==> v14 <==
==> flow/design.v <==
module reflex_core (
    input wire clk,                   
    input wire rst_n,                 
    input wire signed [15:0] z_pos,   
    input wire signed [15:0] z_vel,   
    input wire signed [15:0] kp_gain,
    input wire signed [15:0] kd_gain,
    input wire signed [15:0] vel_threshold,  
    output reg signed [15:0] u_out,   
    output reg guardian_active        
);
    reg signed [31:0] p_term;
    reg signed [31:0] d_term;
    reg signed [31:0] raw_sum;
    localparam signed [15:0] MAX_OUT = 16'd2000;   
    localparam signed [15:0] MIN_OUT = -16'd2000;  
    always @(posedge clk or negedge rst_n) begin
        if (!rst_n) begin
            u_out <= 16'd0;
            guardian_active <= 1'b0;
            p_term <= 32'd0;
            d_term <= 32'd0;
        end else begin
            if (($signed(z_vel) > $signed(vel_threshold)) || 
                ($signed(z_vel) < -$signed(vel_threshold))) begin
                guardian_active <= 1'b1;
                d_term <= z_vel * (kd_gain <<< 1); 
            end else begin
                guardian_active <= 1'b0;
                d_term <= z_vel * kd_gain;
            end
            p_term <= z_pos * kp_gain;  
            raw_sum = -(p_term + d_term); 
            if (raw_sum > MAX_OUT) 
                u_out <= MAX_OUT;
            else if (raw_sum < MIN_OUT) 
                u_out <= MIN_OUT;
            else
                u_out <= raw_sum[15:0];  
        end
    end
endmodule
==> flow/run.sh <==
#!/bin/bash
# the make line also repeats each setting of config.mk as NAME=value (left out here)
make -C /OpenROAD-flow-scripts/flow DESIGN_CONFIG=/design/flow/config.mk WORK_HOME=/design/flow/orfs CLKGATE_MAP_FILE= finish
==> flow/config.mk <==
export PLATFORM = sky130hd
export DESIGN_NAME = reflex_core
export DESIGN_NICKNAME = reflex_core
export VERILOG_FILES = /design/flow/design.v
export SDC_FILE = /design/flow/constraint.sdc
export NUM_CORES = 4
export LEC_CHECK = 0
export ABC_AREA = 1
export CAP_MARGIN = 20
export CELL_PAD_IN_SITES_DETAIL_PLACEMENT = 1
export CELL_PAD_IN_SITES_GLOBAL_PLACEMENT = 2
export CORE_ASPECT_RATIO = 1.05
export CORE_MARGIN = 3
export CORE_UTILIZATION = 40
export CTS_CLUSTER_SIZE = 25
export GPL_ROUTABILITY_DRIVEN = 1
export MAX_ROUTING_LAYER = met4
export SETUP_SLACK_MARGIN = 0.97
export SLEW_MARGIN = 35
export TNS_END_PERCENT = 100
==> flow/constraint.sdc <==
create_clock -name core_clock -period 5.22 [get_ports {clk}]
set_input_delay 1.0440 -clock core_clock [delete_from_list [all_inputs] [get_ports {clk}]]
set_output_delay 1.0440 -clock core_clock [all_outputs]
set_load 0.01 [all_outputs]
==> v20: changes against v14 <==
ABC_AREA = unset   (was 1)
CELL_PAD_IN_SITES_DETAIL_PLACEMENT = unset   (was 1)
CELL_PAD_IN_SITES_GLOBAL_PLACEMENT = unset   (was 2)
CORE_ASPECT_RATIO = unset   (was 1.05)
CORE_MARGIN = 2   (was 3)
CTS_CLUSTER_SIZE = 21   (was 25)
GPL_ROUTABILITY_DRIVEN = 0   (was 1)
MAX_ROUTING_LAYER = unset   (was met4)
SETUP_SLACK_MARGIN = unset   (was 0.97)
SLEW_MARGIN = 20   (was 35)
TNS_END_PERCENT = 20   (was 100)
==> flow/constraint.sdc (replaced) <==
create_clock -name core_clock -period 8.0 [get_ports {clk}]
set_input_delay 1.6000 -clock core_clock [delete_from_list [all_inputs] [get_ports {clk}]]
set_output_delay 1.6000 -clock core_clock [all_outputs]
set_load 0.01 [all_outputs]
==> v16: changes against v14 <==
ABC_AREA = unset   (was 1)
CELL_PAD_IN_SITES_DETAIL_PLACEMENT = unset   (was 1)
CELL_PAD_IN_SITES_GLOBAL_PLACEMENT = unset   (was 2)
CORE_ASPECT_RATIO = unset   (was 1.05)
CORE_MARGIN = 2   (was 3)
CORE_UTILIZATION = 72   (was 40)
CTS_CLUSTER_SIZE = 14   (was 25)
GPL_ROUTABILITY_DRIVEN = unset   (was 1)
MAX_ROUTING_LAYER = unset   (was met4)
PLACE_DENSITY_LB_ADDON = 0.24   (was unset)
SETUP_SLACK_MARGIN = unset   (was 0.97)
SLEW_MARGIN = 20   (was 35)
TNS_END_PERCENT = unset   (was 100)
==> flow/constraint.sdc (replaced) <==
create_clock -name core_clock -period 6.32 [get_ports {clk}]
set_input_delay 1.2640 -clock core_clock [delete_from_list [all_inputs] [get_ports {clk}]]
set_output_delay 1.2640 -clock core_clock [all_outputs]
set_load 0.01 [all_outputs]
==> v30: changes against v14 <==
ABC_AREA = unset   (was 1)
CELL_PAD_IN_SITES_DETAIL_PLACEMENT = unset   (was 1)
CELL_PAD_IN_SITES_GLOBAL_PLACEMENT = unset   (was 2)
CORE_ASPECT_RATIO = unset   (was 1.05)
CORE_MARGIN = 2   (was 3)
CTS_CLUSTER_SIZE = unset   (was 25)
GPL_ROUTABILITY_DRIVEN = unset   (was 1)
MAX_ROUTING_LAYER = unset   (was met4)
SETUP_SLACK_MARGIN = unset   (was 0.97)
SLEW_MARGIN = 20   (was 35)
TNS_END_PERCENT = unset   (was 100)
==> flow/constraint.sdc (replaced) <==
create_clock -name core_clock -period 7.78 [get_ports {clk}]
set_input_delay 1.5560 -clock core_clock [delete_from_list [all_inputs] [get_ports {clk}]]
set_output_delay 1.5560 -clock core_clock [all_outputs]
set_load 0.01 [all_outputs]
==> summary of the runs <==
Of v14 and v30, v14 has the higher die size (gap about 7.5%, measured against v30). Final cell count: v14 > v30 > v20 > v16. The lowest sequential share of layout area belongs to v14, the highest to v20. Of v16 and v14, v14 has the higher clock skew (gap 0.0069 ns). Utilization, highest first: v16, v14, v30, v20. The highest register-to-register slack belongs to v20, the lowest to v16. Between v16 and v14, the lower global-route usage is in v14 (gap 17 points). v16 completed, yet does not pass: setup timing. v14 completed, yet does not pass: setup timing. v30 went through all stages and came out clean. v20 went through all stages and came out clean.
==> figures <==
|  | v16 | v30 | v20 | v14 |
|---|---|---|---|---|
| Status | finished with violations | timing/DRC/antenna clean | timing/DRC/antenna clean | finished with violations |
| Reasons for failing layout checks | setup timing | - | - | setup timing |
| Met1 Routed Length | 30.6 mm | 27.6 mm | 26.6 mm | 40.3 mm |
| Total of fill cells in the finished design | 1258 | 6240 | 6190 | 7947 |
| Chip width | 194 um | 258 um | 258 um | 262 um |
| Setup bufs post-CTS | 89 | 1 | 0 | 218 |
| Fin crit share | 123% | 97.6% | 95.8% | 120% |
| Post-route setup TNS | -28.40 ns | 0 ns | 0 ns | -32.60 ns |
| Logic depth of the worst setup path including buffers | 26 | 20 | 23 | 28 |
| Non-clock buffer count | 547 | 387 | 332 | 787 |
| Distinct lib cells | 79 | 79 | 79 | 43 |
| Average cell area after synthesis | 9.02 um^2 | 9.02 um^2 | 9.02 um^2 | 7.54 um^2 |
| Required time at the worst-slack endpoint | 6.54 ns | 8.00 ns | 8.23 ns | 5.48 ns |
| Cell Area, Placed | 30200 um^2 | 29800 um^2 | 29600 um^2 | 33400 um^2 |
